## JAM
module JAM (
input CLK,
input RST,
output reg [2:0] W,
output reg [2:0] J,
input [6:0] Cost,
output reg [3:0] MatchCount,
output reg [9:0] MinCost,
output reg Valid );
For scale: about 840 cells after synthesis, roughly 79 flip-flops.
==> flow/config.mk <==
export PLATFORM = sky130hd
export DESIGN_NAME = JAM
export DESIGN_NICKNAME = JAM
export VERILOG_FILES = /design/flow/design.v
export SDC_FILE = /design/flow/constraint.sdc
export NUM_CORES = 4
export LEC_CHECK = 0
export CAP_MARGIN = 25
export CELL_PAD_IN_SITES_DETAIL_PLACEMENT = 2
export CELL_PAD_IN_SITES_GLOBAL_PLACEMENT = 1
export CORE_ASPECT_RATIO = 1.03
export CORE_MARGIN = 7
export CORE_UTILIZATION = 64
export CTS_CLUSTER_DIAMETER = 313
export CTS_CLUSTER_SIZE = 37
export GPL_ROUTABILITY_DRIVEN = 0
export GPL_TIMING_DRIVEN = 0
export MIN_ROUTING_LAYER = met1
export PLACE_DENSITY_LB_ADDON = 0.09
export SETUP_SLACK_MARGIN = 0.2
export SLEW_MARGIN = 0
==> flow/constraint.sdc <==
create_clock -name core_clock -period 3.16 [get_ports {CLK}]
set_input_delay 0.6320 -clock core_clock [delete_from_list [all_inputs] [get_ports {CLK}]]
set_output_delay 0.6320 -clock core_clock [all_outputs]
set_load 0.01 [all_outputs]
run.sh (not shown) runs the stock make flow with config.mk's settings and CLKGATE_MAP_FILE=.
The starting point stopped in global placement without I/O.
Rerun with:
==> flow/config.mk (replaced) <==
export PLATFORM = sky130hd
export DESIGN_NAME = JAM
export DESIGN_NICKNAME = JAM
export VERILOG_FILES = /design/flow/design.v
export SDC_FILE = /design/flow/constraint.sdc
export NUM_CORES = 4
export LEC_CHECK = 0
export CAP_MARGIN = 20
export CORE_MARGIN = 2
export CORE_UTILIZATION = 9
export SLEW_MARGIN = 20
==> flow/constraint.sdc (replaced) <==
create_clock -name core_clock -period 10.1 [get_ports {CLK}]
set_input_delay 2.0200 -clock core_clock [delete_from_list [all_inputs] [get_ports {CLK}]]
set_output_delay 2.0200 -clock core_clock [all_outputs]
set_load 0.01 [all_outputs]
Now the flow finished with timing, DRC and antenna clean. Synthesized area stays the same. Die area rose to 5.7 times its value. Synthesized cell count does not change.
Rerun with:
--- a/flow/config.mk
+++ b/flow/config.mk
@@ -7,5 +7,8 @@
 export LEC_CHECK = 0
+export ABC_AREA = 1
 export CAP_MARGIN = 20
 export CORE_MARGIN = 2
-export CORE_UTILIZATION = 9
+export CORE_UTILIZATION = 64
+export CTS_CLUSTER_DIAMETER = 191
+export CTS_CLUSTER_SIZE = 100
 export SLEW_MARGIN = 20
==> flow/constraint.sdc (replaced) <==
create_clock -name core_clock -period 8.0 [get_ports {CLK}]
set_input_delay 1.6000 -clock core_clock [delete_from_list [all_inputs] [get_ports {CLK}]]
set_output_delay 1.6000 -clock core_clock [all_outputs]
set_load 0.01 [all_outputs]
=>
- core utilization rises by 59 points
- synthesized cell count rises by about 28%
- count of clock-buffer cells in the layout rises by 3
- sequential power rises by 26%
- register-to-register slack degrades by 1.4 ns
Rerun with:
--- a/flow/config.mk
+++ b/flow/config.mk
@@ -7,8 +7,8 @@
 export LEC_CHECK = 0
-export ABC_AREA = 1
 export CAP_MARGIN = 20
+export CELL_PAD_IN_SITES_DETAIL_PLACEMENT = 2
 export CORE_MARGIN = 2
-export CORE_UTILIZATION = 64
-export CTS_CLUSTER_DIAMETER = 191
-export CTS_CLUSTER_SIZE = 100
+export CORE_UTILIZATION = 40
+export GPL_ROUTABILITY_DRIVEN = 0
+export GPL_TIMING_DRIVEN = 0
 export SLEW_MARGIN = 20
Final cell count falls by roughly a tenth.
Clock power is higher by roughly a tenth.
Final area fell slightly.
Sequential cell count does not change.

========
Starting RTL as in the previous note.
Settings: LEC_CHECK=0, CAP_MARGIN=25, CELL_PAD_IN_SITES_DETAIL_PLACEMENT=2, CELL_PAD_IN_SITES_GLOBAL_PLACEMENT=1, CORE_ASPECT_RATIO=1.63, CORE_MARGIN=5, CORE_UTILIZATION=40, CTS_CLUSTER_DIAMETER=313, CTS_CLUSTER_SIZE=37, GPL_ROUTABILITY_DRIVEN=0, GPL_TIMING_DRIVEN=0, MIN_ROUTING_LAYER=met1, PLACE_DENSITY_LB_ADDON=0.09, SETUP_SLACK_MARGIN=0.2, SLEW_MARGIN=0; clock period 3.16 ns.
The first run reached the layout checks and failed them: negative setup slack.
Edit:
Settings changed: ABC_AREA from default to 1, CELL_PAD_IN_SITES_GLOBAL_PLACEMENT 1 to default, CORE_ASPECT_RATIO 1.63 to default, CORE_MARGIN 5 to 2, CTS_CLUSTER_DIAMETER 313 to default, CTS_CLUSTER_SIZE 37 to 67, HOLD_SLACK_MARGIN from default to 0.13, MIN_ROUTING_LAYER met1 to default, PLACE_DENSITY from default to 0.55, PLACE_DENSITY_LB_ADDON 0.09 to default, SETUP_SLACK_MARGIN 0.2 to default, SLEW_MARGIN 0 to 25.
Clock period 3.16 ns to 8.0 ns, I/O delays scaled along.
Effect: The changed run finished with timing, DRC and antenna clean. Sequential power drops by well over a third. Cell area drops by a few percent. Fmax drops by about a fifth. Setup slack improved by 4.1 ns. Area after synthesis climbs by a few percent. Die area drops by a few percent. Clock-buffer cell count climbs by 3. Synthesized cell count climbs by a quarter to a third. Worst hold slack got worse by 0.0087 ns.
Edit:
Settings changed: ABC_AREA 1 to default, CAP_MARGIN 25 to 20, CELL_PAD_IN_SITES_DETAIL_PLACEMENT 2 to default, CELL_PAD_IN_SITES_GLOBAL_PLACEMENT from default to 2, CORE_ASPECT_RATIO from default to 1.04, CTS_CLUSTER_DIAMETER from default to 236, CTS_CLUSTER_SIZE 67 to 99, GPL_ROUTABILITY_DRIVEN 0 to default, GPL_TIMING_DRIVEN 0 to default, HOLD_SLACK_MARGIN 0.13 to default, PLACE_DENSITY 0.55 to default, PLACE_DENSITY_LB_ADDON from default to 0.3, SETUP_SLACK_MARGIN from default to 2.37, SLEW_MARGIN 25 to 20, TNS_END_PERCENT from default to 10.
Effect: Die size is lower by a few percent. Setup slack is better by 0.51 ns. Via count is lower by a quarter to a third. Final area is lower by a few percent. Synthesized cell count is lower by about a fifth.
Power is estimated from default activity; no workload was simulated.
